`flow/design.v`:
```
`timescale 1ns / 1ps
module apb_master #(parameter DATA_WIDTH = 32, parameter ADDR_WIDTH = 32) (
		output 					PSEL,
		output 					PENABLE,
		output  [ADDR_WIDTH-1:0] PADDR,
		output  [DATA_WIDTH-1:0]	PWRDATA,
		output  					PWRITE,
		output  [DATA_WIDTH-1:0]	PRDATA_o,
		input  [DATA_WIDTH-1:0]	PRDATA,
		input  [DATA_WIDTH-1:0] data_i,
		input  [ADDR_WIDTH-1:0]	addr_i,
		input 					PCLK,
		input 					PRESETn,
		input 					PREADY,
		input 					evnt_trig_i,
		input 					pwrite_i
);
parameter IDLE = 2'd0;
parameter SETUP = 2'd1;
parameter ACCESS = 2'd2;
reg [1:0]	state, next_state;
always@(posedge PCLK) begin
	if(!PRESETn)
		state <= IDLE ;
	else
		state <= next_state ;
end
always@(*) begin
	case(state)
		IDLE : begin
			if (evnt_trig_i)
				next_state <= SETUP ;
			else 
				next_state <= IDLE;
		end
		SETUP : next_state <= ACCESS;
		ACCESS : begin
			if(PREADY)
				next_state <= IDLE ;
			else 
				next_state <= ACCESS ;
		end
		default : next_state <= IDLE ;
	endcase
end
assign PSEL = PRESETn ? (state != IDLE) : 1'b0;
assign PENABLE = (state == ACCESS) ;
assign PWRITE = pwrite_i;
assign PWRDATA = data_i;
assign PADDR = addr_i;
assign PRDATA_o = PRDATA;
endmodule
`timescale 1ns / 1ps
module APB_slave #( parameter DATA_WIDTH = 32, parameter ADDR_WIDTH = 32)(
    output  reg [DATA_WIDTH-1:0] PRDATA,
    output                       PREADY_o,
    input                    PREADY,
    input   [DATA_WIDTH-1:0] PWRDATA, 
    input   [ADDR_WIDTH-1:0] PADDR,
    input                    PCLK,
    input                    PRESETn,
    input                    PWRITE,
    input                    PENABLE,
    input                    PSEL
    );
    parameter  IDLE   = 2'd0, SETUP = 2'd1, ACCESS =2'd2;
    reg [DATA_WIDTH-1:0]    APB_MEM [ADDR_WIDTH-1:0];
    reg [1:0] prsnt_state , next_state ;
    always@(posedge PCLK , negedge PRESETn) begin   
        if(!PRESETn)
            prsnt_state <= IDLE ;
        else 
            prsnt_state <= next_state ;
    end
   always@(* ) begin
        next_state <= prsnt_state;
        case (prsnt_state)
            IDLE : begin
                if(PSEL )
                    next_state <= SETUP;        
                else 
                    next_state <= IDLE;
            end
            SETUP : begin
                if(PENABLE)
                    next_state <= ACCESS;
                else 
                    next_state <= IDLE;
            end
            ACCESS : begin
                if(PREADY) begin
                    if(!PSEL) 
                        next_state <= IDLE ;
                    else
                        next_state <= SETUP ;
                end
                else 
                    next_state <= ACCESS;
            end
            default : next_state <= IDLE;
        endcase
   end
   always@(*) begin
         if(!PRESETn)
            PRDATA = 32'd0;
         else begin
            if((next_state == ACCESS) && !PWRITE && (PADDR < ADDR_WIDTH))
                PRDATA = APB_MEM[PADDR];
            else 
                PRDATA = 32'd0;    
         end
   end
   always@(posedge PCLK) begin
         if((next_state == ACCESS) && PWRITE && (PADDR < ADDR_WIDTH))
            APB_MEM[PADDR] <= PWRDATA ;
   end
   assign PREADY_o = PREADY ;
endmodule
`timescale 1ns / 1ps
module apb_top #(parameter DATA_WIDTH = 32 , parameter ADDR_WIDTH = 32) (
		output [DATA_WIDTH-1:0]	PRDATA_o,
		input 					PCLK_i,
		input 					PRESETn_i,
		input [DATA_WIDTH-1:0]	PWRDATA_i,
		input [ADDR_WIDTH-1:0]	PADDR_i,
		input 					PWRITE_i,
		input 					PREADY_i,
		input 					EVENT_i
);
	wire [DATA_WIDTH-1:0]	p_rd_intr, pwrdata_intr, paddr_intr;
	wire 					p_ready_intr, psel_intr, pena_intr, pwrite_intr;				
	apb_master  #(.DATA_WIDTH(DATA_WIDTH), .ADDR_WIDTH(ADDR_WIDTH))  master_inst(
		.PCLK(PCLK_i),
		.PRESETn(PRESETn_i),
		.evnt_trig_i(EVENT_i),
		.data_i(PWRDATA_i),
		.addr_i(PADDR_i),
		.pwrite_i(PWRITE_i),
		.PRDATA(p_rd_intr),
		.PREADY(p_ready_intr),
		.PSEL(psel_intr),
		.PENABLE(pena_intr),
		.PADDR(paddr_intr),
		.PWRDATA(pwrdata_intr),
		.PWRITE(pwrite_intr),
		.PRDATA_o(PRDATA_o)
	);
	APB_slave #(.DATA_WIDTH(DATA_WIDTH), .ADDR_WIDTH(ADDR_WIDTH)) slave_inst(
		.PREADY(PREADY_i),
		.PWRDATA(pwrdata_intr), 
		.PADDR(paddr_intr),
		.PCLK(PCLK_i),
		.PRESETn(PRESETn_i),
		.PWRITE(pwrite_intr),
		.PENABLE(pena_intr),
		.PSEL(psel_intr),
		.PRDATA(p_rd_intr),
		.PREADY_o(p_ready_intr)
	);
endmodule
```
`flow/run.sh`:
```
#!/bin/bash
# the make line also repeats each setting of config.mk as NAME=value (left out here)
make -C /OpenROAD-flow-scripts/flow DESIGN_CONFIG=/design/flow/config.mk WORK_HOME=/design/flow/orfs CLKGATE_MAP_FILE= finish
```
`flow/config.mk`:
```
export PLATFORM = sky130hd
export DESIGN_NAME = apb_top
export DESIGN_NICKNAME = apb_top
export VERILOG_FILES = /design/flow/design.v
export SDC_FILE = /design/flow/constraint.sdc
export NUM_CORES = 4
export LEC_CHECK = 0
export CAP_MARGIN = 20
export CORE_ASPECT_RATIO = 1.43
export CORE_MARGIN = 2
export CORE_UTILIZATION = 68
export MIN_ROUTING_LAYER = met1
export SETUP_SLACK_MARGIN = -0.28
export SLEW_MARGIN = 30
```
`flow/constraint.sdc`:
```
create_clock -name core_clock -period 3.94 [get_ports {PCLK_i}]
set_input_delay 0.7880 -clock core_clock [delete_from_list [all_inputs] [get_ports {PCLK_i}]]
set_output_delay 0.7880 -clock core_clock [all_outputs]
set_load 0.01 [all_outputs]
```
==> results of run 1 <==
## per-layer routing
layer	GRT usage [%]	routed length, um	vias up	share of wire [%]
met2	60.90	55000	1128	53
met5	0	54	-	0.052
met4	16.83	5365	10	5.1
met3	6.633	8143	305	7.8
met1	42.72	36110	11270	34
li1	-	-	9041	-
## cell type report
type                            instances  area, um2
Multi-Input combinational cell        856       9206
Tap cell                              756      945.9
Clock inverter                         58      426.7
Inverter                                4      15.01
Clock buffer                          111       2352
Fill cell                            2820      10720
Sequential cell                      1029      30870
Timing Repair Buffer                  363       3691
## through the flow
step	hold WS [ps]	total power (W)	utilization [%]	setup TNS [ps]
2_1_floorplan	475.4	0.01275	-	-426160
3_3_place_gp	496.4	0.01326	76.54	-17110
3_5_place_dp	517.7	0.01329	76.54	-18530
4_1_cts	438.5	0.02152	81.59	-8951
5_1_grt	446.2	0.02196	81.59	-6847
6_report	459.2	0.02144	81.59	-4081
## repair_timing
item	in CTS	in global routing
pin swaps	8	7
endpoints found under the setup margin	32	28
resized	56	44
setup buffers	5	5
==> flow_summary.json, run 1 <==
{
  "row_count": 106,
  "status": "complete, but fails checks",
  "path_clk_slew_ps": 60,
  "yosys.stat.seqShare_pct": 77.47,
  "diodes": 0,
  "logic_family": "multiplexers",
  "timing.final.crit_share_pct": 108.5,
  "rrSetupSlack_ps": 1160,
  "nets": 2413,
  "grt_first_pass_wirelength_um": 148400,
  "dp_slack_ps": -786.9,
  "violations": "setup timing",
  "post_drt_wl_per_cell_um": 32.95,
  "ys_area_um2": 39840,
  "gp_congestion": 0.8378,
  "dp.cells": 2997,
  "tightestPinTransition_ps": 934.0,
  "seq_cell_power_w": 0.0120,
  "rsz0062_at_grt": "yes",
  "via_count": 21750,
  "syn_avg_cell_area_um2": 19.82,
  "viasPerCell": 6.847,
  "drv_slew": 0,
  "hold_violations": 0,
  "cpPeakStageDelay_ps": 590,
  "hold_path.class": "input port to asynchronous set/reset pin",
  "grt_overflow": 0,
  "drtPass1Iterations": 6,
  "crit_type": "input port to primary output",
  "placed_cell_area_um2": 44560,
  "critPathMaxFanout": 10,
  "power_density_nw_per_um2": 451.4,
  "die-height_um": 293.5,
  "ys.warnings.count": 2,
  "p_int_w": 0.01699,
  "synthCells": 2010,
  "clock_power_share_pct": 39.1,
  "postRouteWirelength_um": 104700,
  "async_flop_share_pct": 0.2915,
  "yosys-top-cells-area": "edfxtp_1, mux2i_1, mux4_2",
  "antenna_found_initial": 10,
  "syn-cell-area_um2": 39840,
  "setup_ws_ps": -335.6,
  "initial_utilization_pct": 68.43,
  "cp_top_family": "buffers and inverters",
  "fin_crit_ps": 4276,
  "path_cells": "clkdlybuf4s50_1 > buf_6 > buf_4 > nor4bb_4 > buf_12 > buf_4 > a22o_1 > a221oi_1 > o21ai_1 > nor4b_2 > clkdlybuf4s50_1",
  "endpoint": "PRDATA_o[2]",
  "ir_drop_v": 0.0006309,
  "worst-path-buf-inv": 6,
  "boundaryPins": 101,
  "first_global_vias": 22340,
  "tritoncts": "yes",
  "ff_type": "edfxtp_1",
  "cts_hold_buf": 0,
  "max_clock_freq_mhz": 233.9,
  "crit_cells": 11,
  "largest_area_cell": "edfxtp_1",
  "drc": 0,
  "die_x_um": 206.4,
  "synth_cell_type_count": 44,
  "arrival_ps": 3490,
  "aoi_share_pct": 4.478,
  "p_switching_w": 0.004450,
  "insertion_delay_ps": 660,
  "simple_gate_area_share_pct": 3.301,
  "synth_top_area_share_pct": 77.18,
  "synth_stat.cells": 2010,
  "warnings": 32,
  "final_cells": 3177,
  "leakage_nw": 16.72,
  "crit_required_ps": 3150,
  "fin_area_um2": 47500,
  "comb_power_share_pct": 4.8,
  "slowest_stage": "clkdlybuf4s50_1",
  "grt_max_degree": 45,
  "finalSetupViolCount": 28,
  "slew_headroom_pct": 37.73,
  "maxCapViolations": 0,
  "core_um2": 58220,
  "worst_r2r_endpoint": "slave_inst.APB_MEM[29][8]",
  "clock_skew_ps": 32.56,
  "cts-root-buf": "clkbuf_16",
  "swShare_pct": 20.75,
  "synthTopCellsByCount": "edfxtp_1, mux2i_1, a22oi_1",
  "first_iter_violations": 2229,
  "reg2reg_from": "slave_inst.prsnt_state[1]",
  "crit_start": "PADDR_i[2]",
  "p_clk_w": 0.00838,
  "pwr-share-seq_pct": 56.1,
  "cts_buffers": 90,
  "critPathCaptureType": "primary output",
  "mux_share_pct": 13.30,
  "critPathLaunchType": "input port",
  "synthAdderAreaFrac_pct": 0,
  "die_area_um2": 60570,
  "syn2layout_area_growth_pct": 19.23,
  "antenna_left": 0,
  "port_buffers": 100,
  "hpwl_um": 63750,
  "cts.path.max_buffers": 3,
  "synth-seq-cells": 1029,
  "syn-num-nets": 2079,
  "edf_count": 1024,
  "ys_sh_xor_pct": 0,
  "pg_comb_w": 0.00103,
  "htree_levels": 3,
  "grt_usage_pct": 35.23,
  "cts_sinks": 1029,
  "reg2regPathDepth": 6,
  "top_power_group": "sequential cells",
  "top_cell": "edfxtp_1"
}
==> run 2, diff against run 1 <==
CORE_UTILIZATION = 64   (was 68)
PLACE_DENSITY_LB_ADDON = 0.08   (was default)
SETUP_SLACK_MARGIN = default   (was -0.28)
clock period = 3.11 ns   (was 3.94 ns; I/O delays follow)
==> flow_summary.json, run 2 <==
{
  "status": "complete, but fails checks",
  "violations": "setup timing",
  "syn-cell-area_um2": 39840,
  "row_count": 109,
  "synth_cell_type_count": 44,
  "top_power_group": "sequential cells",
  "seq_cell_power_w": 0.0152,
  "cp_top_family": "simple AND/OR/NAND/NOR gates",
  "p_switching_w": 0.005509,
  "syn-num-nets": 2079,
  "reg2reg_from": "slave_inst.prsnt_state[1]",
  "power_density_nw_per_um2": 558.6,
  "worst_path_most_repeated_cell": "buf_6",
  "nets": 2488,
  "gp_congestion": 0.8190,
  "synthAdderAreaFrac_pct": 0,
  "tightestPinTransition_ps": 928.7,
  "syn2layout_area_growth_pct": 22.47,
  "first_iter_violations": 2176,
  "edf_count": 1024,
  "core_um2": 61640,
  "grt_first_pass_wirelength_um": 143500,
  "p_int_w": 0.02175,
  "swShare_pct": 20.21,
  "ff_type": "edfxtp_1",
  "yosys-top-cells-area": "edfxtp_1, mux2i_1, mux4_2",
  "max_clock_freq_mhz": 280.3,
  "met1_usage_pct": 40.41,
  "synthTopCellsByCount": "edfxtp_1, mux2i_1, a22oi_1",
  "hpwl_um": 60590,
  "drtPass1Iterations": 5,
  "cts_sinks": 1029,
  "globalRouteMet3Util_pct": 4.713,
  "cpPeakStageDelay_ps": 570,
  "worst_r2r_endpoint": "slave_inst.APB_MEM[8][25]",
  "met2_usage_pct": 54.60,
  "synthCells": 2010,
  "slew_headroom_pct": 38.09,
  "synth-seq-cells": 1029,
  "pg_comb_w": 0.00140,
  "worst-path-buf-inv": 5,
  "port_buffers": 100,
  "critPathLaunchType": "input port",
  "syn_avg_cell_area_um2": 19.82,
  "htree_levels": 3,
  "pwr-share-seq_pct": 55.9,
  "maxCapViolations": 0,
  "antenna_found_initial": 1,
  "grt_overflow": 0,
  "synth_top_area_share_pct": 77.18,
  "comb_power_share_pct": 5.1,
  "path_clk_slew_ps": 60,
  "die_x_um": 212.6,
  "mux_share_pct": 13.30,
  "cts-root-buf": "clkbuf_16",
  "setup_ws_ps": -457.4,
  "grt_usage_pct": 31.70,
  "fin_util_pct": 79.15,
  "hold_path.class": "input port to asynchronous set/reset pin",
  "diodes": 0,
  "boundaryPins": 101,
  "top_cell": "edfxtp_1",
  "clock_power_share_pct": 38.9,
  "grt-busiest-layer": "met2",
  "via_count": 21580,
  "async_flop_share_pct": 0.2915,
  "ys_area_um2": 39840,
  "placed_cell_area_um2": 45250,
  "finalSetupViolCount": 32,
  "initial_utilization_pct": 64.63,
  "crit_required_ps": 2490,
  "fin_area_um2": 48790,
  "reg2regPathDepth": 6,
  "cts_buffers": 89,
  "viasPerCell": 6.495,
  "drv_slew": 0,
  "grt_max_degree": 37,
  "postRouteWirelength_um": 100100,
  "fin_crit_ps": 3567,
  "logic_family": "multiplexers",
  "synth_stat.cells": 2010,
  "setup_tns_ps": -11390,
  "tritoncts": "yes",
  "rsz0062_at_grt": "yes",
  "crit_type": "input port to primary output",
  "ys_sh_xor_pct": 0,
  "clock_skew_ps": 17.16,
  "crit_cells": 9,
  "rrSetupSlack_ps": 380,
  "crit_start": "PADDR_i[7]",
  "path_cells": "dlygate4sd2_1 > or3_1 > or4_4 > nor4_4 > buf_6 > buf_8 > buf_6 > nor4b_4 > buf_2",
  "leakage_nw": 17.21,
  "drc": 0,
  "first_global_vias": 22190,
  "critPathMaxFanout": 4,
  "largest_area_cell": "edfxtp_1",
  "post_drt_wl_per_cell_um": 30.12,
  "hold_violations": 0,
  "ir_drop_v": 0.0006013,
  "arrival_ps": 2950,
  "antenna_left": 0,
  "critPathCaptureType": "primary output",
  "aoi_share_pct": 4.478,
  "die_area_um2": 64300,
  "cts_hold_buf": 0,
  "cts.path.max_buffers": 3,
  "yosys.stat.seqShare_pct": 77.47,
  "insertion_delay_ps": 650,
  "warnings": 30,
  "slowest_stage": "or4_4",
  "die-height_um": 302.4,
  "simple_gate_area_share_pct": 3.301,
  "timing.final.crit_share_pct": 114.7,
  "p_clk_w": 0.0106,
  "endpoint": "PRDATA_o[12]",
  "ys.warnings.count": 2,
  "dp_slack_ps": -1190
}
==> run 2: area by class of cell <==
cell class,instances,area (um2)
Clock inverter,53,402.9
Timing Repair Buffer,439,4548
Clock buffer,109,2366
Tap cell,832,1041
Inverter,4,15.01
Sequential cell,1029,30870
Fill cell,3258,12850
Multi-Input combinational cell,856,9555
==> run 2: through the flow <==
step / hold slack (ps) / power [W] / instances
after floorplan: 326.4 / 0.01617 / 2010
after global placement: 503.7 / 0.01681 / 3125
after detailed placement: 514.6 / 0.01685 / 3126
after CTS: 283.2 / 0.02734 / 3314
after global routing: 299.4 / 0.02789 / 3322
final: 306.8 / 0.02726 / 3322
==> run 2: routing by layer <==
layer | up-vias | part of all wire [%] | wire [um]
met5 | - | 0.012 | 12
li1 | 9194 | - | -
met3 | 229 | 6.5 | 6462
met1 | 11200 | 37 | 37190
met4 | 2 | 4.0 | 4002
met2 | 953 | 52 | 52400
==> run 2: timing repair <==
action / 4_1_cts / 5_1_grt
buffers inserted: 25 / 10
setup endpoints to repair: 32 / 32
gates resized: 232 / 38
endpoints found under the hold margin: 0 / 0
cloned: 3 / 0
pin swaps: 21 / 17
==> run 3, diff against run 2 <==
CORE_ASPECT_RATIO = default   (was 1.43)
CORE_UTILIZATION = 71   (was 64)
CTS_CLUSTER_DIAMETER = 90   (was default)
MIN_ROUTING_LAYER = default   (was met1)
PLACE_DENSITY_LB_ADDON = default   (was 0.08)
SETUP_SLACK_MARGIN = 0.76   (was default)
SLEW_MARGIN = 20   (was 30)
clock period = 3.12 ns   (was 3.11 ns; I/O delays follow)
==> flow_summary.json, run 3 <==
{
  "synth_cell_type_count": 44,
  "clock_power_share_pct": 42.3,
  "pwr-share-seq_pct": 52.5,
  "postRouteWirelength_um": 139300,
  "gp_congestion": 0.8410,
  "p_switching_w": 0.006447,
  "status": "complete, but fails checks",
  "drc": 0,
  "synthAdderAreaFrac_pct": 0,
  "endpoint": "PRDATA_o[29]",
  "cts_sinks": 1029,
  "ys.warnings.count": 2,
  "ff_type": "edfxtp_1",
  "cp_top_family": "simple AND/OR/NAND/NOR gates",
  "reg2regPathDepth": 12,
  "rrSetupSlack_ps": 180,
  "grt_max_degree": 38,
  "p_clk_w": 0.0122,
  "dp.cells": 3023,
  "syn_avg_cell_area_um2": 19.82,
  "maxCapViolations": 0,
  "cpPeakStageDelay_ps": 460,
  "synth_top_area_share_pct": 77.18,
  "port_buffers": 100,
  "die-height_um": 240.9,
  "die_x_um": 240.9,
  "htree_levels": 3,
  "tritoncts": "yes",
  "worst-path-buf-inv": 5,
  "hpwl_um": 61130,
  "placed_cell_area_um2": 45380,
  "arrival_ps": 3160,
  "critPathCaptureType": "primary output",
  "synthTopCellsByCount": "edfxtp_1, mux2i_1, a22oi_1",
  "top_cell": "edfxtp_1",
  "path_clk_slew_ps": 60,
  "leakage_nw": 18.05,
  "slew_headroom_pct": 19.43,
  "initial_utilization_pct": 72.04,
  "drtPass1Iterations": 8,
  "warnings": 33,
  "final_cells": 3311,
  "insertion_delay_ps": 700,
  "path_cells": "a21oi_2 > nor2_2 > or4_4 > nor4_4 > buf_4 > buf_12 > buf_16 > buf_12 > nor4b_4 > buf_2",
  "crit_type": "flip-flop to primary output",
  "finalSetupViolCount": 32,
  "yosys.stat.seqShare_pct": 77.47,
  "ys_area_um2": 39840,
  "hold_path.class": "input port to asynchronous set/reset pin",
  "tightestPinTransition_ps": 1205,
  "mux_share_pct": 13.30,
  "async_flop_share_pct": 0.2915,
  "timing.final.crit_share_pct": 121.3,
  "edf_count": 1024,
  "core_um2": 55310,
  "yosys-top-cells-area": "edfxtp_1, mux2i_1, mux4_2",
  "rsz0062_at_grt": "yes",
  "p_int_w": 0.02248,
  "crit_required_ps": 2500,
  "swShare_pct": 22.29,
  "first_iter_violations": 4392,
  "via_count": 25690,
  "cts.path.max_buffers": 3,
  "nets": 2551,
  "drv_slew": 0,
  "violations": "setup timing",
  "cts_buffers": 97,
  "cts-root-buf": "clkbuf_16",
  "post_drt_wl_per_cell_um": 42.07,
  "critPathLaunchType": "flip-flop",
  "viasPerCell": 7.758,
  "top_power_group": "sequential cells",
  "pg_comb_w": 0.00150,
  "simple_gate_area_share_pct": 3.301,
  "cts_hold_buf": 0,
  "largest_area_cell": "edfxtp_1",
  "die_area_um2": 58030,
  "first_global_vias": 25150,
  "grt_usage_pct": 45.71,
  "logic_family": "multiplexers",
  "synth_stat.cells": 2010,
  "grt_first_pass_wirelength_um": 180800,
  "syn-num-nets": 2079,
  "slowest_stage": "or4_4",
  "comb_power_share_pct": 5.2,
  "fin_area_um2": 50670,
  "row_count": 86,
  "syn2layout_area_growth_pct": 27.17,
  "worst_r2r_endpoint": "slave_inst.APB_MEM[13][18]",
  "ys_sh_xor_pct": 0,
  "clock_skew_ps": 30.38,
  "aoi_share_pct": 4.478,
  "worst_path_most_repeated_cell": "buf_12",
  "reg2reg_from": "slave_inst.prsnt_state[1]",
  "critPathMaxFanout": 5,
  "setup_ws_ps": -665.4,
  "max_clock_freq_mhz": 264.2,
  "antenna_found_initial": 2,
  "power_density_nw_per_um2": 570.9,
  "fill_cells": 1676,
  "fin_crit_ps": 3785,
  "boundaryPins": 101,
  "synthCells": 2010,
  "crit_start": "slave_inst.prsnt_state[1]",
  "ir_drop_v": 0.0005323,
  "syn-cell-area_um2": 39840,
  "antenna_left": 0,
  "crit_cells": 10,
  "hold_violations": 0,
  "synth-seq-cells": 1029,
  "seq_cell_power_w": 0.0152,
  "grt_overflow": 0
}
run 3: what timing repair did:
action	CTS	global route
setup endpoints to repair	1056	1056
gates resized	292	64
pin swaps	43	26
endpoints found under the hold margin	0	0
gates cloned	27	5
setup buffers	56	20
run 3: cell type report:
type                       instances  area, um2  share of cell area (%)
sequential                      1029      30870                   60.92
clock buffer                     116       2499                   4.931
timing repair buffer             494       6058                   11.96
tap                              748      935.9                   1.847
inverter                           4      15.01                 0.02963
antenna                            3      7.507                 0.01482
clock inverter                    61      681.9                   1.346
multi-input combinational        856       9602                   18.95
run 3: layer usage:
metal | global-route usage (%) | wire [um] | vias to the layer above
li1 | - | - | 9325
met1 | 55.72 | 40800 | 12400
met2 | 72.56 | 64550 | 3089
met3 | 11.94 | 20610 | 871
met4 | 31.44 | 13340 | 0
met5 | 0 | 0 | -
run 3: through the flow:
step | util (%) | setup WS (ps) | setup TNS (ps) | power [W] | hold WS, ps
finish | 91.61 | -665.4 | -16180 | 0.02893 | 252.6
global route | 91.60 | -705.9 | -17430 | 0.02928 | 269.7
CTS | 90.83 | -638.5 | -15870 | 0.02838 | 233.1
detailed placement | 82.04 | -1062 | -342860 | 0.01680 | 503.8
global placement | 82.04 | -1053 | -334840 | 0.01676 | 481.6
floorplan | - | -320.1 | -195640 | 0.01614 | 328.4
==> run 4, diff against run 3 <==
ABC_AREA = 0   (was default)
CELL_PAD_IN_SITES_DETAIL_PLACEMENT = 1   (was default)
CORE_MARGIN = 10   (was 2)
CORE_UTILIZATION = 31   (was 71)
CTS_CLUSTER_DIAMETER = 307   (was 90)
GPL_ROUTABILITY_DRIVEN = 0   (was default)
PLACE_DENSITY = 0.64   (was default)
SETUP_SLACK_MARGIN = default   (was 0.76)
SLEW_MARGIN = 40   (was 20)
TNS_END_PERCENT = 90   (was default)
clock period = 6.78 ns   (was 3.12 ns; I/O delays follow)
==> flow_summary.json, run 4 <==
{
  "p_int_w": 0.01026,
  "slowest_stage": "clkdlybuf4s50_1",
  "warnings": 26,
  "worst_r2r_endpoint": "slave_inst.APB_MEM[18][26]",
  "largest_area_cell": "edfxtp_1",
  "placed_cell_area_um2": 43600,
  "ff_type": "edfxtp_1",
  "reg2reg_from": "slave_inst.prsnt_state[1]",
  "synthTopCellsByCount": "edfxtp_1, mux2i_1, a22oi_1",
  "arrival_ps": 4960,
  "finalSetupViolCount": 0,
  "crit_type": "input port to primary output",
  "crit_required_ps": 5420,
  "ys.warnings.count": 2,
  "drc": 0,
  "simple_gate_area_share_pct": 3.301,
  "cts-root-buf": "clkbuf_16",
  "first_iter_violations": 2040,
  "fin_crit_ps": 6314,
  "top_power_group": "sequential cells",
  "holdPathEnd": "slave_inst.prsnt_state[1]",
  "yosys.stat.seqShare_pct": 77.47,
  "cts_hold_buf": 0,
  "leakage_nw": 15.40,
  "endpoint": "PRDATA_o[20]",
  "cts_post_setup_buffers_inserted": 0,
  "rrSetupSlack_ps": 3490,
  "dp.cells": 3778,
  "maxCapViolations": 0,
  "cpPeakStageDelay_ps": 790,
  "mux_share_pct": 13.30,
  "rsz0062_at_grt": "no",
  "clock_power_share_pct": 42.1,
  "hold_depth": 2,
  "syn-cell-area_um2": 39840,
  "synthAdderAreaFrac_pct": 0,
  "drv_slew": 0,
  "regArea_um2": 30870,
  "cts.repair.resized": 0,
  "core_um2": 127700,
  "setup_tns_ps": 0,
  "top_cell": "edfxtp_1",
  "worst-path-buf-inv": 4,
  "timing.final.crit_share_pct": 93.13,
  "first_global_vias": 22760,
  "row_count": 131,
  "postRouteWirelength_um": 116100,
  "insertion_delay_ps": 680,
  "final-comb-area_um2": 8715,
  "hold_violations": 0,
  "antenna_found_initial": 17,
  "tightestPinTransition_ps": 853.8,
  "grt_max_degree": 70,
  "power_density_nw_per_um2": 278.0,
  "post_drt_wl_per_cell_um": 29.32,
  "final_cells": 3958,
  "pwr-share-seq_pct": 53.8,
  "p_switching_w": 0.002743,
  "hp-start": "slave_inst.prsnt_state[1]",
  "path_cells": "clkdlybuf4s50_1 > buf_4 > nor4b_4 > buf_4 > a22o_1 > a221oi_1 > nand3_1 > nor4b_2 > clkdlybuf4s50_1",
  "status": "no timing/DRC/antenna violations",
  "yosys-top-cells-area": "edfxtp_1, mux2i_1, mux4_2",
  "crit_cells": 9,
  "cts.path.max_buffers": 3,
  "boundaryPins": 101,
  "ys_area_um2": 39840,
  "hold_path.class": "flip-flop to flip-flop",
  "via_count": 21300,
  "max_clock_freq_mhz": 158.4,
  "pg_comb_w": 0.000530,
  "tritoncts": "yes",
  "synth-seq-cells": 1029,
  "syn-num-nets": 2079,
  "grt_first_pass_wirelength_um": 165200,
  "cts_buffers": 97,
  "die_area_um2": 143300,
  "ys_sh_xor_pct": 0,
  "fill_cells": 12480,
  "aoi_share_pct": 4.478,
  "synthCells": 2010,
  "critPathMaxFanout": 19,
  "port_buffers": 100,
  "synth_cell_type_count": 44,
  "cp_top_family": "buffers and inverters",
  "logic_family": "multiplexers",
  "swShare_pct": 21.09,
  "synth_top_area_share_pct": 77.18,
  "grt_overflow": 0,
  "initial_utilization_pct": 31.20,
  "ir_drop_v": 0.0002385,
  "viasPerCell": 5.380,
  "synth_stat.cells": 2010,
  "async_flop_share_pct": 0.2915,
  "critPathLaunchType": "input port",
  "comb_power_share_pct": 4.1,
  "reg2regPathDepth": 6,
  "syn_avg_cell_area_um2": 19.82,
  "p_clk_w": 0.00548,
  "fin_area_um2": 46780,
  "seq_cell_power_w": 0.00700,
  "nets": 2284,
  "die_x_um": 378.5,
  "hpwl_um": 71240,
  "die-height_um": 378.5,
  "grt_usage_pct": 15.75,
  "path_clk_slew_ps": 60,
  "critPathCaptureType": "primary output",
  "clock_skew_ps": 24.36,
  "slew_headroom_pct": 43.08,
  "antenna_left": 0,
  "cts_sinks": 1029,
  "crit_start": "PADDR_i[3]",
  "drtPass1Iterations": 5,
  "htree_levels": 3,
  "edf_count": 1024,
  "syn2layout_area_growth_pct": 17.43
}
-- run 4: stage by stage --
stage	util [%]	hold slack, ps	power [W]	worst slack (ps)
CTS	36.64	535.3	0.01310	514.6
detailed placement	34.14	518.6	0.007665	527.0
floorplan	-	475.4	0.007404	623.1
global placement	34.24	491.9	0.007651	428.7
global route	36.64	586.5	0.01337	363.4
finish	36.64	548.7	0.01301	465.5
-- run 4: metal layers --
metal	vias up	global-route usage, %	wire (um)	part of all wire, %
met5	-	0	112	0.097
met3	227	3.350	8515	7.3
li1	8789	-	-	-
met1	11400	19.48	45380	39
met4	18	5.884	4197	3.6
met2	865	26.93	57850	50
-- run 4: cell type report --
cell class / instances / area share [%]
repair buffers: 227 / 4.097
well taps: 1662 / 4.445
clock inverters: 68 / 1.482
clock buffers: 108 / 5.322
inverters: 4 / 0.03209
diodes: 4 / 0.02139
multi-input cells: 856 / 18.63
flip-flops and latches: 1029 / 65.97
==> run 5, diff against run 4 <==
ABC_AREA = default   (was 0)
CELL_PAD_IN_SITES_DETAIL_PLACEMENT = default   (was 1)
CORE_MARGIN = 2   (was 10)
CORE_UTILIZATION = 47   (was 31)
CTS_CLUSTER_DIAMETER = default   (was 307)
GPL_ROUTABILITY_DRIVEN = default   (was 0)
PLACE_DENSITY = default   (was 0.64)
SLEW_MARGIN = 20   (was 40)
TNS_END_PERCENT = default   (was 90)
clock period = 5.6 ns   (was 6.78 ns; I/O delays follow)
==> flow_summary.json, run 5 <==
{
  "status": "no timing/DRC/antenna violations",
  "viasPerCell": 5.954,
  "cts-root-buf": "clkbuf_16",
  "final_cells": 3461,
  "hold_violations": 0,
  "edf_count": 1024,
  "synth-seq-cells": 1029,
  "hpwl_um": 60190,
  "drc": 0,
  "yosys.stat.seqShare_pct": 77.47,
  "synthTopCellsByCount": "edfxtp_1, mux2i_1, a22oi_1",
  "synthAdderAreaFrac_pct": 0,
  "globalRouteMet3Util_pct": 4.413,
  "grt_first_pass_wirelength_um": 145300,
  "swShare_pct": 20.86,
  "syn-cell-area_um2": 39840,
  "synth_stat.cells": 2010,
  "die-height_um": 295.2,
  "setup_ws_ps": 151.2,
  "dp_slack_ps": 67.85,
  "tightestPinTransition_ps": 1111,
  "via_count": 20610,
  "insertion_delay_ps": 680,
  "critPathMaxFanout": 10,
  "synthCells": 2010,
  "port_buffers": 100,
  "gp_congestion": 0.7879,
  "crit_type": "input port to primary output",
  "async_flop_share_pct": 0.2915,
  "finalSetupViolCount": 0,
  "maxCapViolations": 0,
  "reg2reg_from": "slave_inst.prsnt_state[1]",
  "ff_type": "edfxtp_1",
  "ys.warnings.count": 2,
  "p_clk_w": 0.00654,
  "grt_usage_pct": 23.49,
  "largest_area_cell": "edfxtp_1",
  "simple_gate_area_share_pct": 3.301,
  "slew_headroom_pct": 25.70,
  "postRouteWirelength_um": 101400,
  "ir_drop_v": 0.0002633,
  "synth_cell_type_count": 44,
  "max_clock_freq_mhz": 183.5,
  "endpoint": "PRDATA_o[18]",
  "cts.path.max_buffers": 3,
  "cts_sinks": 1029,
  "cpPeakStageDelay_ps": 740,
  "core_um2": 83820,
  "crit_cells": 10,
  "clock_power_share_pct": 41.8,
  "die_area_um2": 87120,
  "clock_skew_ps": 25.61,
  "mux_share_pct": 13.30,
  "dp.cells": 3263,
  "first_iter_violations": 2063,
  "path_cells": "clkdlybuf4s50_1 > buf_4 > nor4b_4 > buf_4 > a22o_1 > a221oi_1 > buf_4 > nand3_1 > nor4b_2 > clkdlybuf4s50_1",
  "synth_top_area_share_pct": 77.18,
  "seq_cell_power_w": 0.00848,
  "worst-path-buf-inv": 5,
  "grt_overflow": 0,
  "fin_crit_ps": 5449,
  "nets": 2307,
  "rsz0062_at_grt": "no",
  "logic_family": "multiplexers",
  "reg2regPathDepth": 6,
  "warnings": 28,
  "critPathLaunchType": "input port",
  "htree_levels": 3,
  "met1_usage_pct": 32.75,
  "first_global_vias": 21000,
  "critPathCaptureType": "primary output",
  "holdPathEnd": "slave_inst.prsnt_state[1]",
  "grt_max_degree": 54,
  "arrival_ps": 4330,
  "tritoncts": "yes",
  "antenna_left": 0,
  "initial_utilization_pct": 47.53,
  "power_density_nw_per_um2": 337.3,
  "comb_power_share_pct": 4.0,
  "ys_area_um2": 39840,
  "crit_required_ps": 4480,
  "antenna_found_initial": 3,
  "syn_avg_cell_area_um2": 19.82,
  "syn-num-nets": 2079,
  "top_cell": "edfxtp_1",
  "grt-busiest-layer": "met2",
  "p_switching_w": 0.003264,
  "row_count": 106,
  "boundaryPins": 101,
  "timing.final.crit_share_pct": 97.30,
  "drv_slew": 0,
  "pg_comb_w": 0.000626,
  "leakage_nw": 15.50,
  "drtPass1Iterations": 5,
  "worst_path_most_repeated_cell": "buf_4",
  "die_x_um": 295.2,
  "worst_r2r_endpoint": "slave_inst.APB_MEM[7][27]",
  "cp_top_family": "buffers and inverters",
  "slowest_stage": "clkdlybuf4s50_1",
  "aoi_share_pct": 4.478,
  "rrSetupSlack_ps": 2360,
  "hp-start": "slave_inst.prsnt_state[1]",
  "ys_sh_xor_pct": 0,
  "pwr-share-seq_pct": 54.2,
  "crit_start": "PADDR_i[4]",
  "hold_depth": 2,
  "top_power_group": "sequential cells",
  "path_clk_slew_ps": 60,
  "hold_path.class": "flip-flop to flip-flop",
  "met2_usage_pct": 37.95,
  "syn2layout_area_growth_pct": 16.42,
  "post_drt_wl_per_cell_um": 29.29,
  "cts_buffers": 106,
  "p_int_w": 0.01238,
  "yosys-top-cells-area": "edfxtp_1, mux2i_1, mux4_2"
}
run 5: repair_timing:
action	4_1_cts	5_1_grt
hold buffers	0	0
endpoints found under the setup margin	0	1
gates resized	0	1
setup buffers	0	0
run 5: metal layers:
metal	vias to the layer above	routed length (um)	part of all wire, %
met5	-	27	0.027
met2	739	49020	48
li1	8853	-	-
met3	169	7082	7.0
met4	4	2759	2.7
met1	10840	42490	42
run 5: through the flow:
stage	setup TNS (ps)	utilization, %	hold WS, ps	power, W	cell area [um2]
2_1_floorplan	-316800	-	475.4	0.008965	39840
3_3_place_gp	0	51.58	494.0	0.009263	43230
3_5_place_dp	0	51.59	531.0	0.009279	43240
4_1_cts	0	55.43	545.8	0.01579	46460
5_1_grt	0	55.33	575.7	0.01609	46380
6_report	0	55.34	558.9	0.01565	46380
run 5: area by class of cell:
| type | count | area (um2) |
|---|---|---|
| antenna | 3 | 7.507 |
| inverter | 4 | 15.01 |
| clock inverter | 63 | 473.0 |
| fill | 6480 | 37440 |
| clock buffer | 131 | 2746 |
| timing repair buffer | 241 | 2153 |
| tap | 1134 | 1419 |
| sequential | 1029 | 30870 |
| multi-input combinational | 856 | 8705 |
==> run 6, diff against run 5 <==
ABC_AREA = 1   (was default)
CELL_PAD_IN_SITES_DETAIL_PLACEMENT = 1   (was default)
CORE_UTILIZATION = 40   (was 47)
clock period = 6.0 ns   (was 5.6 ns; I/O delays follow)
==> flow_summary.json, run 6 <==
{
  "final_cells": 6189,
  "crit_required_ps": 4800,
  "cts_sinks": 1029,
  "postRouteWirelength_um": 142700,
  "drtPass1Iterations": 5,
  "dp.cells": 5985,
  "yosys.stat.seqShare_pct": 69.28,
  "hold_violations": 0,
  "grt_usage_pct": 24.97,
  "clock_skew_ps": 66.95,
  "endpoint": "PRDATA_o[27]",
  "path_clk_slew_ps": 50,
  "cp_top_family": "buffers and inverters",
  "synth_stat.cells": 4474,
  "p_clk_w": 0.00657,
  "mux_share_pct": 0,
  "die_x_um": 337.7,
  "crit_type": "input port to primary output",
  "warnings": 27,
  "aoi_share_pct": 3.117,
  "synth_cell_type_count": 26,
  "maxCapViolations": 0,
  "cts.path.max_buffers": 3,
  "drv_slew": 0,
  "seq_cell_power_w": 0.00791,
  "worst_path_most_repeated_cell": "nand2_1",
  "edf_count": 1024,
  "hold_depth": 1,
  "critPathLaunchType": "input port",
  "via_count": 32150,
  "setup_tns_ps": 0,
  "clock_power_share_pct": 42.9,
  "cts_hold_buf": 0,
  "holdPathEnd": "master_inst.state[0]",
  "grt_overflow": 0,
  "crit_start": "PADDR_i[3]",
  "dp_slack_ps": 584.0,
  "status": "no timing/DRC/antenna violations",
  "rrSetupSlack_ps": 2530,
  "top_power_group": "sequential cells",
  "syn-cell-area_um2": 44550,
  "syn2layout_area_growth_pct": 15.01,
  "viasPerCell": 5.195,
  "synthCells": 4474,
  "p_int_w": 0.01178,
  "logic_family": "simple AND/OR/NAND/NOR gates",
  "crit_cells": 10,
  "pg_comb_w": 0.000828,
  "p_switching_w": 0.003521,
  "insertion_delay_ps": 720,
  "hpwl_um": 83960,
  "tritoncts": "yes",
  "synth_top_area_share_pct": 69.02,
  "die_area_um2": 114100,
  "leakage_nw": 21.78,
  "worst_r2r_endpoint": "slave_inst.APB_MEM[14][2]",
  "finalSetupViolCount": 0,
  "ir_drop_v": 0.0002738,
  "pwr-share-seq_pct": 51.7,
  "antenna_left": 0,
  "reg2regPathDepth": 6,
  "cpPeakStageDelay_ps": 720,
  "boundaryPins": 101,
  "grt_max_degree": 99,
  "core_um2": 110500,
  "critPathMaxFanout": 21,
  "critPathCaptureType": "primary output",
  "cts.repair.resized": 0,
  "grt_first_pass_wirelength_um": 210700,
  "ff_type": "edfxtp_1",
  "cts-root-buf": "clkbuf_16",
  "hp-start": "master_inst.state[0]",
  "synthAdderAreaFrac_pct": 0,
  "syn-num-nets": 4543,
  "cts_post_setup_buffers_inserted": 0,
  "hold_path.class": "flip-flop to flip-flop",
  "power_density_nw_per_um2": 298.7,
  "first_global_vias": 34200,
  "largest_area_cell": "edfxtp_1",
  "initial_utilization_pct": 40.31,
  "rsz0062_at_grt": "no",
  "async_flop_share_pct": 0.2915,
  "ys.warnings.count": 2,
  "fin_crit_ps": 5563,
  "tightestPinTransition_ps": 1131,
  "worst-path-buf-inv": 4,
  "syn_avg_cell_area_um2": 9.958,
  "slew_headroom_pct": 24.34,
  "antenna_found_initial": 8,
  "nets": 4677,
  "ys_sh_xor_pct": 0,
  "row_count": 122,
  "reg2reg_from": "slave_inst.prsnt_state[1]",
  "port_buffers": 100,
  "slowest_stage": "clkdlybuf4s50_1",
  "top_cell": "nand2_1",
  "simple_gate_area_share_pct": 20.32,
  "setup_ws_ps": 437.1,
  "max_clock_freq_mhz": 179.8,
  "drc": 0,
  "yosys-top-cells-area": "edfxtp_1, nand2_1, nor2_1",
  "timing.final.crit_share_pct": 92.71,
  "comb_power_share_pct": 5.4,
  "arrival_ps": 4360,
  "htree_levels": 3,
  "fin_util_pct": 46.37,
  "gp_congestion": 0.8020,
  "first_iter_violations": 2783,
  "ys_area_um2": 44550,
  "synth-seq-cells": 1029,
  "die-height_um": 337.7,
  "swShare_pct": 23.00,
  "post_drt_wl_per_cell_um": 23.06,
  "path_cells": "clkdlybuf4s50_1 > inv_4 > nor3_4 > buf_4 > nand2_1 > nand2_1 > nor2_1 > nand2_1 > nor2_1 > clkdlybuf4s50_1",
  "cts_buffers": 109,
  "synthTopCellsByCount": "nand2_1, edfxtp_1, nor2_1",
  "power_w": 0.01531
}
run 6: final cells by class:
type	count	area (um2)
fill	12340	59270
tap	1488	1862
multi-input combinational	2643	10700
timing repair buffer	219	2078
sequential	1029	30870
inverter	606	2295
clock inverter	71	608.1
antenna	2	5.005
clock buffer	131	2831
run 6: through the flow:
stage / hold WS [ps] / cell area (um2)
2_1_floorplan: 410.9 / 44550
3_3_place_gp: 434.0 / 47900
3_5_place_dp: 439.3 / 47890
4_1_cts: 445.7 / 51330
5_1_grt: 490.5 / 51240
6_report: 451.9 / 51240
run 6: metal layers:
metal  vias up  global-route usage, %  wire (um)
li1      14360                      -          -
met1     16240                  31.13      56300
met2      1217                  42.97      70030
met3       329                  4.371      10750
met4        10                  10.10       5569
met5         -                      0         66
==> run 7, diff against run 6 <==
ABC_AREA = default   (was 1)
CELL_PAD_IN_SITES_DETAIL_PLACEMENT = default   (was 1)
CELL_PAD_IN_SITES_GLOBAL_PLACEMENT = 2   (was default)
CORE_ASPECT_RATIO = 1.43   (was default)
CORE_MARGIN = 6   (was 2)
CORE_UTILIZATION = 50   (was 40)
CTS_CLUSTER_SIZE = 89   (was default)
GPL_ROUTABILITY_DRIVEN = 1   (was default)
MIN_ROUTING_LAYER = met1   (was default)
PLACE_DENSITY_LB_ADDON = 0.27   (was default)
SLEW_MARGIN = 30   (was 20)
TNS_END_PERCENT = 5   (was default)
clock period = 4.83 ns   (was 6.0 ns; I/O delays follow)
==> flow_summary.json, run 7 <==
{
  "timing.final.crit_share_pct": 100.5,
  "cts_post_setup_buffers_inserted": 0,
  "synthTopCellsByCount": "edfxtp_1, mux2i_1, a22oi_1",
  "cts-root-buf": "clkbuf_16",
  "tritoncts": "yes",
  "pwr-share-seq_pct": 55.1,
  "clock_skew_ps": 17.73,
  "arrival_ps": 3890,
  "first_global_vias": 21360,
  "power_w": 0.01782,
  "syn_avg_cell_area_um2": 19.82,
  "hold_violations": 0,
  "ys_sh_xor_pct": 0,
  "globalRouteMet3Util_pct": 4.298,
  "htree_levels": 3,
  "ys_area_um2": 39840,
  "holdPathEnd": "master_inst.state[0]",
  "maxCapViolations": 0,
  "worst_r2r_endpoint": "slave_inst.APB_MEM[20][0]",
  "crit_start": "PADDR_i[4]",
  "synthAdderAreaFrac_pct": 0,
  "cts_sinks": 1029,
  "crit_type": "input port to primary output",
  "seq_cell_power_w": 0.00982,
  "initial_utilization_pct": 50.56,
  "hold_ws_ps": 538.1,
  "synth_cell_type_count": 44,
  "grt_overflow": 0,
  "cpPeakStageDelay_ps": 830,
  "antenna_left": 0,
  "nets": 2370,
  "core_um2": 78800,
  "drtPass1Iterations": 7,
  "logic_family": "multiplexers",
  "rsz0062_at_grt": "yes",
  "crit_required_ps": 3860,
  "via_count": 20810,
  "antenna_found_initial": 6,
  "cts.path.max_buffers": 3,
  "violations": "setup timing",
  "hp-start": "master_inst.state[0]",
  "cts_hold_buf": 0,
  "grt_first_pass_wirelength_um": 147400,
  "top_power_group": "sequential cells",
  "ys.warnings.count": 2,
  "tightestPinTransition_ps": 955.1,
  "pg_comb_w": 0.000788,
  "viasPerCell": 6.056,
  "slew_headroom_pct": 36.23,
  "critPathMaxFanout": 14,
  "setup_tns_ps": -24.93,
  "critPathLaunchType": "input port",
  "rrSetupSlack_ps": 1630,
  "warnings": 30,
  "port_buffers": 100,
  "fin_crit_ps": 4855,
  "top_cell": "edfxtp_1",
  "p_clk_w": 0.00722,
  "met1_usage_pct": 30.18,
  "finalSetupViolCount": 1,
  "grt_max_degree": 50,
  "die-height_um": 349.6,
  "p_int_w": 0.01419,
  "cp_top_family": "buffers and inverters",
  "grt_usage_pct": 23.87,
  "ir_drop_v": 0.0002751,
  "leakage_nw": 16.27,
  "synth-seq-cells": 1029,
  "synth_top_area_share_pct": 77.18,
  "gp_congestion": 0.8088,
  "fin_util_pct": 59.74,
  "hold_depth": 1,
  "reg2reg_from": "slave_inst.prsnt_state[1]",
  "power_density_nw_per_um2": 378.7,
  "hold_path.class": "flip-flop to flip-flop",
  "worst_path_most_repeated_cell": "buf_4",
  "comb_power_share_pct": 4.4,
  "die_area_um2": 86710,
  "status": "complete, but fails checks",
  "ff_type": "edfxtp_1",
  "row_count": 123,
  "path_clk_slew_ps": 60,
  "syn2layout_area_growth_pct": 18.14,
  "met2_usage_pct": 41.09,
  "slowest_stage": "nor4bb_4",
  "critPathCaptureType": "primary output",
  "mux_share_pct": 13.30,
  "fill_cells": 5783,
  "syn-cell-area_um2": 39840,
  "yosys-top-cells-area": "edfxtp_1, mux2i_1, mux4_2",
  "async_flop_share_pct": 0.2915,
  "worst-path-buf-inv": 6,
  "grt-busiest-layer": "met2",
  "p_switching_w": 0.003631,
  "endpoint": "PRDATA_o[12]",
  "edf_count": 1024,
  "max_clock_freq_mhz": 206.0,
  "path_cells": "clkdlybuf4s50_1 > buf_12 > buf_4 > nor4bb_4 > buf_4 > a22oi_1 > nand3_2 > nor4b_4 > buf_4 > clkdlybuf4s50_1",
  "drc": 0,
  "post_drt_wl_per_cell_um": 30.35,
  "hpwl_um": 63740,
  "syn-num-nets": 2079,
  "die_x_um": 248.1,
  "aoi_share_pct": 4.478,
  "setup_ws_ps": -24.93,
  "synthCells": 2010,
  "swShare_pct": 20.37,
  "drv_slew": 0,
  "boundaryPins": 101,
  "largest_area_cell": "edfxtp_1",
  "reg2regPathDepth": 6,
  "synth_stat.cells": 2010,
  "crit_cells": 10,
  "first_iter_violations": 1831,
  "clock_power_share_pct": 40.5,
  "cts_buffers": 94,
  "insertion_delay_ps": 670,
  "postRouteWirelength_um": 104300,
  "simple_gate_area_share_pct": 3.301,
  "yosys.stat.seqShare_pct": 77.47
}
[run 7: layout make-up]
cell class | count | area [um2] | area share (%)
Sequential cell | 1029 | 30870 | 65.58
Multi-Input combinational cell | 856 | 8760 | 18.61
Timing Repair Buffer | 316 | 3115 | 6.619
Clock buffer | 106 | 2397 | 5.093
Tap cell | 1062 | 1329 | 2.823
Clock inverter | 60 | 579.3 | 1.231
Inverter | 4 | 15.01 | 0.03190
Antenna cell | 3 | 7.507 | 0.01595
[run 7: layer usage]
| metal | vias to the layer above | wire [um] |
|---|---|---|
| li1 | 8942 | - |
| met5 | - | 13 |
| met2 | 760 | 53270 |
| met1 | 10900 | 40050 |
| met4 | 2 | 4064 |
| met3 | 204 | 6879 |
[run 7: through the flow]
stage / setup WS, ps / std cells / cell area, um2
floorplan: -936.9 / 2010 / 39840
global placement: -179.8 / 3266 / 44120
detailed placement: -106.4 / 3267 / 44130
CTS: -71.93 / 3433 / 47140
global route: -140.4 / 3434 / 47060
finish: -24.93 / 3436 / 47070
[run 7: repair_timing]
item / 4_1_cts / 5_1_grt
pin swaps: 2 / 1
gates resized: 15 / 22
setup endpoints to repair: 19 / 23
==> run 8, diff against run 7 <==
ABC_AREA = 0   (was default)
CAP_MARGIN = 5   (was 20)
CELL_PAD_IN_SITES_GLOBAL_PLACEMENT = default   (was 2)
CORE_ASPECT_RATIO = default   (was 1.43)
CORE_MARGIN = 2   (was 6)
CORE_UTILIZATION = 72   (was 50)
CTS_CLUSTER_DIAMETER = 95   (was default)
CTS_CLUSTER_SIZE = default   (was 89)
GPL_ROUTABILITY_DRIVEN = default   (was 1)
MIN_ROUTING_LAYER = default   (was met1)
PLACE_DENSITY = 0.39   (was default)
PLACE_DENSITY_LB_ADDON = default   (was 0.27)
SETUP_SLACK_MARGIN = -0.28   (was default)
SLEW_MARGIN = 20   (was 30)
TNS_END_PERCENT = default   (was 5)
clock period = 3.12 ns   (was 4.83 ns; I/O delays follow)
==> flow_summary.json, run 8 <==
{
  "initial_utilization_pct": 72.60,
  "crit_start": "slave_inst.prsnt_state[1]",
  "port_buffers": 100,
  "status": "complete, but fails checks",
  "finalSetupViolCount": 32,
  "aoi_share_pct": 4.478,
  "critPathMaxFanout": 3,
  "cts_hold_buf": 0,
  "ys_sh_xor_pct": 0,
  "synthAdderAreaFrac_pct": 0,
  "swShare_pct": 21.18,
  "clock_power_share_pct": 40.0,
  "logic_family": "multiplexers",
  "die_x_um": 239.2,
  "p_int_w": 0.02183,
  "crit_type": "flip-flop to primary output",
  "die-height_um": 239.2,
  "synth-seq-cells": 1029,
  "via_count": 22950,
  "cpPeakStageDelay_ps": 580,
  "critPathCaptureType": "primary output",
  "synth_cell_type_count": 44,
  "ir_drop_v": 0.0005540,
  "rrSetupSlack_ps": 250,
  "setup_tns_ps": -13560,
  "grt_first_pass_wirelength_um": 153000,
  "simple_gate_area_share_pct": 3.301,
  "edf_count": 1024,
  "gp_congestion": 0.8818,
  "die_area_um2": 57230,
  "maxCapViolations": 0,
  "cts_buffers": 95,
  "pg_comb_w": 0.00143,
  "placed_cell_area_um2": 45120,
  "path_cells": "a21oi_2 > nor2_2 > or4_4 > nor4_4 > buf_6 > nor4b_4 > buf_2",
  "post_drt_wl_per_cell_um": 34.91,
  "slew_headroom_pct": 27.58,
  "endpoint": "PRDATA_o[7]",
  "core_um2": 54880,
  "worst-path-buf-inv": 2,
  "syn-cell-area_um2": 39840,
  "first_iter_violations": 3127,
  "syn2layout_area_growth_pct": 21.77,
  "max_clock_freq_mhz": 267.5,
  "reg2reg_from": "slave_inst.prsnt_state[1]",
  "arrival_ps": 3110,
  "comb_power_share_pct": 5.1,
  "p_switching_w": 0.005866,
  "mux_share_pct": 13.30,
  "nets": 2467,
  "drtPass1Iterations": 6,
  "insertion_delay_ps": 660,
  "hold_ws_ps": 267.8,
  "violations": "setup timing",
  "synth_top_area_share_pct": 77.18,
  "crit_cells": 7,
  "ys.warnings.count": 2,
  "boundaryPins": 101,
  "drv_slew": 0,
  "fin_crit_ps": 3738,
  "first_global_vias": 22780,
  "reg2regPathDepth": 6,
  "rsz0062_at_grt": "yes",
  "cts.path.max_buffers": 3,
  "row_count": 86,
  "cts-root-buf": "clkbuf_16",
  "grt_max_degree": 56,
  "critPathLaunchType": "flip-flop",
  "leakage_nw": 17.06,
  "clock_skew_ps": 17.65,
  "fin_util_pct": 88.40,
  "synthTopCellsByCount": "edfxtp_1, mux2i_1, a22oi_1",
  "warnings": 34,
  "antenna_found_initial": 3,
  "setup_ws_ps": -618.5,
  "grt_overflow": 0,
  "hpwl_um": 63400,
  "syn_avg_cell_area_um2": 19.82,
  "yosys.stat.seqShare_pct": 77.47,
  "antenna_left": 0,
  "tritoncts": "yes",
  "slowest_stage": "or4_4",
  "async_flop_share_pct": 0.2915,
  "yosys-top-cells-area": "edfxtp_1, mux2i_1, mux4_2",
  "top_cell": "edfxtp_1",
  "crit_required_ps": 2500,
  "viasPerCell": 7.217,
  "syn-num-nets": 2079,
  "htree_levels": 3,
  "tightestPinTransition_ps": 1083,
  "pwr-share-seq_pct": 54.9,
  "hold_violations": 0,
  "top_power_group": "sequential cells",
  "timing.final.crit_share_pct": 119.8,
  "dp_slack_ps": -1548,
  "synth_stat.cells": 2010,
  "seq_cell_power_w": 0.0152,
  "fin_area_um2": 48510,
  "drc": 0,
  "fill_cells": 2079,
  "cts_sinks": 1029,
  "path_clk_slew_ps": 60,
  "power_density_nw_per_um2": 570.9,
  "worst_r2r_endpoint": "slave_inst.APB_MEM[16][1]",
  "synthCells": 2010,
  "p_clk_w": 0.0111,
  "cp_top_family": "simple AND/OR/NAND/NOR gates",
  "grt_usage_pct": 38.34,
  "largest_area_cell": "edfxtp_1",
  "ff_type": "edfxtp_1",
  "ys_area_um2": 39840,
  "hold_path.class": "input port to asynchronous set/reset pin",
  "postRouteWirelength_um": 111000
}
[run 8: cell type report]
cell class	instances	area, um2	share of cell area, %
clock inverters	52	422.9	0.8717
diodes	1	2.502	0.005158
clock buffers	122	2479	5.109
flip-flops and latches	1029	30870	63.63
well taps	704	880.8	1.816
multi-input cells	856	9543	19.67
inverters	4	15.01	0.03095
repair buffers	412	4304	8.872
[run 8: routing by layer]
metal  routed length [um]  GRT usage (%)
met1                38350          49.92
met2                56690          62.45
met3                11470          8.701
met4                 4501          18.28
met5                   13              0
[run 8: timing repair]
action | CTS | global route
cloned | 1 | 0
endpoints found under the setup margin | 32 | 32
pin swaps | 19 | 0
buffers inserted | 9 | 3
gates resized | 244 | 16
hold endpoints to repair | 0 | 0
[run 8: stage by stage]
stage	cells	total power, W
global placement	3005	0.01677
CTS	3181	0.02757
global route	3180	0.02823
floorplan	2010	0.01611
detailed placement	3005	0.01681
finish	3180	0.02770
==> run 9, diff against run 8 <==
ABC_AREA = default   (was 0)
CAP_MARGIN = 20   (was 5)
CORE_ASPECT_RATIO = 1.43   (was default)
CORE_MARGIN = 10   (was 2)
CORE_UTILIZATION = 52   (was 72)
CTS_CLUSTER_DIAMETER = default   (was 95)
MIN_ROUTING_LAYER = met1   (was default)
PLACE_DENSITY = default   (was 0.39)
PLACE_DENSITY_LB_ADDON = 0.27   (was default)
SETUP_SLACK_MARGIN = default   (was -0.28)
SLEW_MARGIN = 30   (was 20)
clock period = 4.83 ns   (was 3.12 ns; I/O delays follow)
==> flow_summary.json, run 9 <==
{
  "first_global_vias": 21280,
  "path_clk_slew_ps": 60,
  "gp_congestion": 0.8417,
  "nets": 2342,
  "syn2layout_area_growth_pct": 17.03,
  "logic_family": "multiplexers",
  "hold_violations": 0,
  "p_int_w": 0.01437,
  "crit_cells": 9,
  "synth-seq-cells": 1029,
  "edf_count": 1024,
  "core_um2": 76000,
  "critPathMaxFanout": 19,
  "synth_top_area_share_pct": 77.18,
  "htree_levels": 3,
  "critPathCaptureType": "primary output",
  "row_count": 121,
  "largest_area_cell": "edfxtp_1",
  "clock_power_share_pct": 41.1,
  "grt_max_degree": 60,
  "ff_type": "edfxtp_1",
  "synthCells": 2010,
  "die-height_um": 351.0,
  "status": "no timing/DRC/antenna violations",
  "ys.warnings.count": 2,
  "reg2regPathDepth": 6,
  "crit_start": "PADDR_i[3]",
  "top_power_group": "sequential cells",
  "slowest_stage": "nor4bb_4",
  "aoi_share_pct": 4.478,
  "cts_sinks": 1029,
  "synthAdderAreaFrac_pct": 0,
  "tightestPinTransition_ps": 969.7,
  "p_switching_w": 0.003595,
  "die_area_um2": 88270,
  "insertion_delay_ps": 660,
  "power_density_nw_per_um2": 385.4,
  "clock_skew_ps": 11.23,
  "first_iter_violations": 2118,
  "drtPass1Iterations": 5,
  "holdPathEnd": "master_inst.state[0]",
  "critPathLaunchType": "input port",
  "drv_slew": 0,
  "async_flop_share_pct": 0.2915,
  "endpoint": "PRDATA_o[31]",
  "synth_stat.cells": 2010,
  "comb_power_share_pct": 4.2,
  "postRouteWirelength_um": 101100,
  "p_clk_w": 0.00739,
  "hold_path.class": "flip-flop to flip-flop",
  "diodes": 0,
  "cts_hold_buf": 0,
  "via_count": 20850,
  "rrSetupSlack_ps": 1680,
  "leakage_nw": 15.91,
  "ys_sh_xor_pct": 0,
  "timing.final.crit_share_pct": 98.67,
  "crit_type": "input port to primary output",
  "yosys.stat.seqShare_pct": 77.47,
  "seq_cell_power_w": 0.00982,
  "cts.path.max_buffers": 3,
  "syn-num-nets": 2079,
  "top_cell": "edfxtp_1",
  "cts-root-buf": "clkbuf_16",
  "finalSetupViolCount": 0,
  "fin_crit_ps": 4766,
  "worst_r2r_endpoint": "slave_inst.APB_MEM[18][6]",
  "rsz0062_at_grt": "no",
  "syn-cell-area_um2": 39840,
  "port_buffers": 100,
  "synthTopCellsByCount": "edfxtp_1, mux2i_1, a22oi_1",
  "worst-path-buf-inv": 5,
  "grt_first_pass_wirelength_um": 145900,
  "setup_ws_ps": 64.30,
  "hpwl_um": 61480,
  "die_x_um": 251.5,
  "swShare_pct": 20.01,
  "setup_tns_ps": 0,
  "maxCapViolations": 0,
  "tritoncts": "yes",
  "yosys-top-cells-area": "edfxtp_1, mux2i_1, mux4_2",
  "reg2reg_from": "slave_inst.prsnt_state[1]",
  "antenna_left": 0,
  "initial_utilization_pct": 52.42,
  "slew_headroom_pct": 35.08,
  "pwr-share-seq_pct": 54.6,
  "cpPeakStageDelay_ps": 670,
  "simple_gate_area_share_pct": 3.301,
  "hold_depth": 1,
  "post_drt_wl_per_cell_um": 30.32,
  "antenna_found_initial": 6,
  "power_w": 0.01797,
  "mux_share_pct": 13.30,
  "viasPerCell": 6.255,
  "cp_top_family": "buffers and inverters",
  "grt_overflow": 0,
  "crit_required_ps": 3860,
  "ir_drop_v": 0.0002584,
  "synth_cell_type_count": 44,
  "boundaryPins": 101,
  "grt_usage_pct": 22.87,
  "path_cells": "clkdlybuf4s50_1 > buf_4 > buf_4 > nor4bb_4 > buf_12 > a22oi_1 > and4_1 > and3_1 > clkdlybuf4s50_1",
  "ys_area_um2": 39840,
  "dp_slack_ps": -283.5,
  "syn_avg_cell_area_um2": 19.82,
  "pg_comb_w": 0.000763,
  "arrival_ps": 3800,
  "warnings": 28,
  "hp-start": "master_inst.state[0]",
  "fill_cells": 5273,
  "max_clock_freq_mhz": 209.8,
  "cts_buffers": 91,
  "drc": 0
}
==> run 9: metal layers <==
metal	track usage, %	part of all wire [%]	up-vias	routed length [um]
met5	0	0.056	-	57
met4	9.056	3.5	8	3538
met3	3.353	6.3	186	6336
met2	40.84	53	798	53650
met1	27.65	37	10960	37470
li1	-	-	8899	-
==> run 9: final cells by class <==
class,count,area [um2],share of cell area [%]
sequential,1029,30870,66.20
timing repair buffer,291,2745,5.887
clock buffer,107,2359,5.058
inverter,4,15.01,0.03220
tap,984,1231,2.640
multi-input combinational,856,8730,18.72
clock inverter,62,683.2,1.465
==> run 9: what timing repair did <==
item / CTS / global route
pin swaps: 1 / 0
gates resized: 32 / 4
endpoints found under the setup margin: 27 / 5
hold endpoints to repair: 0 / 0
buffers inserted: 0 / 0
==> run 9: stage by stage <==
step | instance area [um2] | hold WS, ps | instances | util [%]
2_1_floorplan | 39840 | 475.4 | 2010 | -
3_3_place_gp | 43720 | 490.1 | 3161 | 57.52
3_5_place_dp | 43710 | 514.0 | 3164 | 57.52
4_1_cts | 46750 | 531.5 | 3333 | 61.51
5_1_grt | 46630 | 571.2 | 3333 | 61.35
6_report | 46630 | 536.2 | 3333 | 61.35
==> run 10, diff against run 9 <==
ABC_AREA = 1   (was default)
CAP_MARGIN = 0   (was 20)
CORE_ASPECT_RATIO = 1.36   (was 1.43)
CORE_MARGIN = 2   (was 10)
CORE_UTILIZATION = 72   (was 52)
CTS_CLUSTER_DIAMETER = 104   (was default)
CTS_CLUSTER_SIZE = 11   (was default)
HOLD_SLACK_MARGIN = 0.3   (was default)
MIN_ROUTING_LAYER = default   (was met1)
PLACE_DENSITY_LB_ADDON = default   (was 0.27)
SETUP_SLACK_MARGIN = 0.7   (was default)
SLEW_MARGIN = 20   (was 30)
clock period = 3.11 ns   (was 4.83 ns; I/O delays follow)
==> flow_summary.json, run 10 <==
{
  "die_x_um": 217.3,
  "post_drt_wl_per_cell_um": 25.33,
  "syn_avg_cell_area_um2": 9.958,
  "viasPerCell": 6.141,
  "grt_first_pass_wirelength_um": 198300,
  "holdPathEnd": "master_inst.state[0]",
  "rsz0062_at_grt": "yes",
  "clock_power_share_pct": 38.4,
  "worst_r2r_endpoint": "slave_inst.APB_MEM[31][30]",
  "synthAdderAreaFrac_pct": 0,
  "path_clk_slew_ps": 60,
  "drtPass1Iterations": 7,
  "synthTopCellsByCount": "nand2_1, edfxtp_1, nor2_1",
  "grt_overflow": 0,
  "drc": 0,
  "dp.cells": 5504,
  "hold_violations": 0,
  "htree_levels": 3,
  "final_cells": 5711,
  "status": "no timing/DRC/antenna violations",
  "crit_required_ps": 2490,
  "critPathCaptureType": "primary output",
  "clock_skew_ps": 48.39,
  "antenna_found_initial": 1,
  "die_area_um2": 63910,
  "warnings": 32,
  "fill_cells": 2501,
  "power_w": 0.02845,
  "hold_depth": 1,
  "core_um2": 61410,
  "synth_top_area_share_pct": 69.02,
  "synthCells": 4474,
  "max_clock_freq_mhz": 325.4,
  "simple_gate_area_share_pct": 20.32,
  "p_clk_w": 0.0109,
  "cts-root-buf": "clkbuf_16",
  "ys.warnings.count": 2,
  "ir_drop_v": 0.0006826,
  "cts_sinks": 1029,
  "gp_congestion": 0.9151,
  "cpPeakStageDelay_ps": 360,
  "pwr-share-seq_pct": 53.6,
  "p_int_w": 0.02200,
  "tritoncts": "yes",
  "ys_sh_xor_pct": 0,
  "finalSetupViolCount": 0,
  "aoi_share_pct": 3.117,
  "via_count": 35070,
  "syn2layout_area_growth_pct": 24.04,
  "comb_power_share_pct": 8.0,
  "logic_family": "simple AND/OR/NAND/NOR gates",
  "drv_slew": 0,
  "endpoint": "PRDATA_o[2]",
  "reg2regPathDepth": 9,
  "tightestPinTransition_ps": 432.2,
  "rrSetupSlack_ps": 760,
  "crit_type": "flip-flop to primary output",
  "cp_top_family": "simple AND/OR/NAND/NOR gates",
  "grt_usage_pct": 42.96,
  "slowest_stage": "dfrtp_1",
  "syn-cell-area_um2": 44550,
  "die-height_um": 294.1,
  "ff_type": "edfxtp_1",
  "antenna_left": 0,
  "slew_headroom_pct": 71.19,
  "leakage_nw": 23.90,
  "critPathLaunchType": "flip-flop",
  "synth_stat.cells": 4474,
  "crit_cells": 9,
  "top_power_group": "sequential cells",
  "hold_path.class": "flip-flop to flip-flop",
  "cts.path.max_buffers": 3,
  "final-comb-area_um2": 11580,
  "boundaryPins": 101,
  "hp-start": "master_inst.state[0]",
  "syn-num-nets": 4543,
  "arrival_ps": 2450,
  "path_cells": "inv_2 > o21ai_2 > nand3_2 > nor2_4 > buf_12 > buf_12 > nand2_4 > nor2_4 > buf_6",
  "edf_count": 1024,
  "port_buffers": 100,
  "placed_cell_area_um2": 49840,
  "largest_area_cell": "edfxtp_1",
  "diodes": 0,
  "seq_cell_power_w": 0.0153,
  "synth-seq-cells": 1029,
  "grt_max_degree": 68,
  "top_cell": "nand2_1",
  "postRouteWirelength_um": 144700,
  "regArea_um2": 30870,
  "fin_area_um2": 55270,
  "row_count": 106,
  "synth_cell_type_count": 26,
  "initial_utilization_pct": 72.56,
  "timing.final.crit_share_pct": 98.80,
  "hpwl_um": 75630,
  "worst-path-buf-inv": 4,
  "async_flop_share_pct": 0.2915,
  "reg2reg_from": "slave_inst.prsnt_state[1]",
  "maxCapViolations": 0,
  "fin_crit_ps": 3073,
  "first_iter_violations": 5586,
  "power_density_nw_per_um2": 514.8,
  "p_switching_w": 0.006452,
  "mux_share_pct": 0,
  "first_global_vias": 33450,
  "swShare_pct": 22.68,
  "cts_buffers": 103,
  "yosys-top-cells-area": "edfxtp_1, nand2_1, nor2_1",
  "crit_start": "slave_inst.prsnt_state[1]",
  "yosys.stat.seqShare_pct": 69.28,
  "pg_comb_w": 0.00227,
  "critPathMaxFanout": 6,
  "insertion_delay_ps": 710,
  "hold_ws_ps": 431.1,
  "nets": 4956,
  "ys_area_um2": 44550
}
## run 10: final cells by class
cell class                 count  area share (%)
timing repair inverter         1         0.02943
multi-input combinational   2643           20.96
tap                          810           1.834
timing repair buffer         503           12.11
inverter                     606           4.229
sequential                  1029           55.85
clock inverter                 8          0.2672
clock buffer                 111           4.718
## run 10: what timing repair did
item,CTS,global route
gates cloned,20,10
hold buffers,1,0
pin swaps,75,114
buffers inserted,39,18
resized,389,217
endpoints found under the setup margin,32,32
endpoints found under the hold margin,3,0
## run 10: per-layer routing
| metal | up-vias | track usage [%] | wire length (um) |
|---|---|---|---|
| met1 | 16330 | 52.30 | 44660 |
| met5 | - | 0 | 12 |
| met2 | 3079 | 70.37 | 67710 |
| li1 | 14840 | - | - |
| met4 | 2 | 27.05 | 12250 |
| met3 | 824 | 9.282 | 20040 |
## run 10: through the flow
step	worst slack, ps	TNS [ps]	utilization, %
after CTS	149.9	0	88.19
after floorplan	702.9	0	-
after global placement	-850.6	-15160	81.17
final	37.24	0	90.00
after detailed placement	-860.7	-15640	81.17
after global routing	43.73	0	90.00
Power figures rest on the tool's default switching activity, not on a simulated workload.
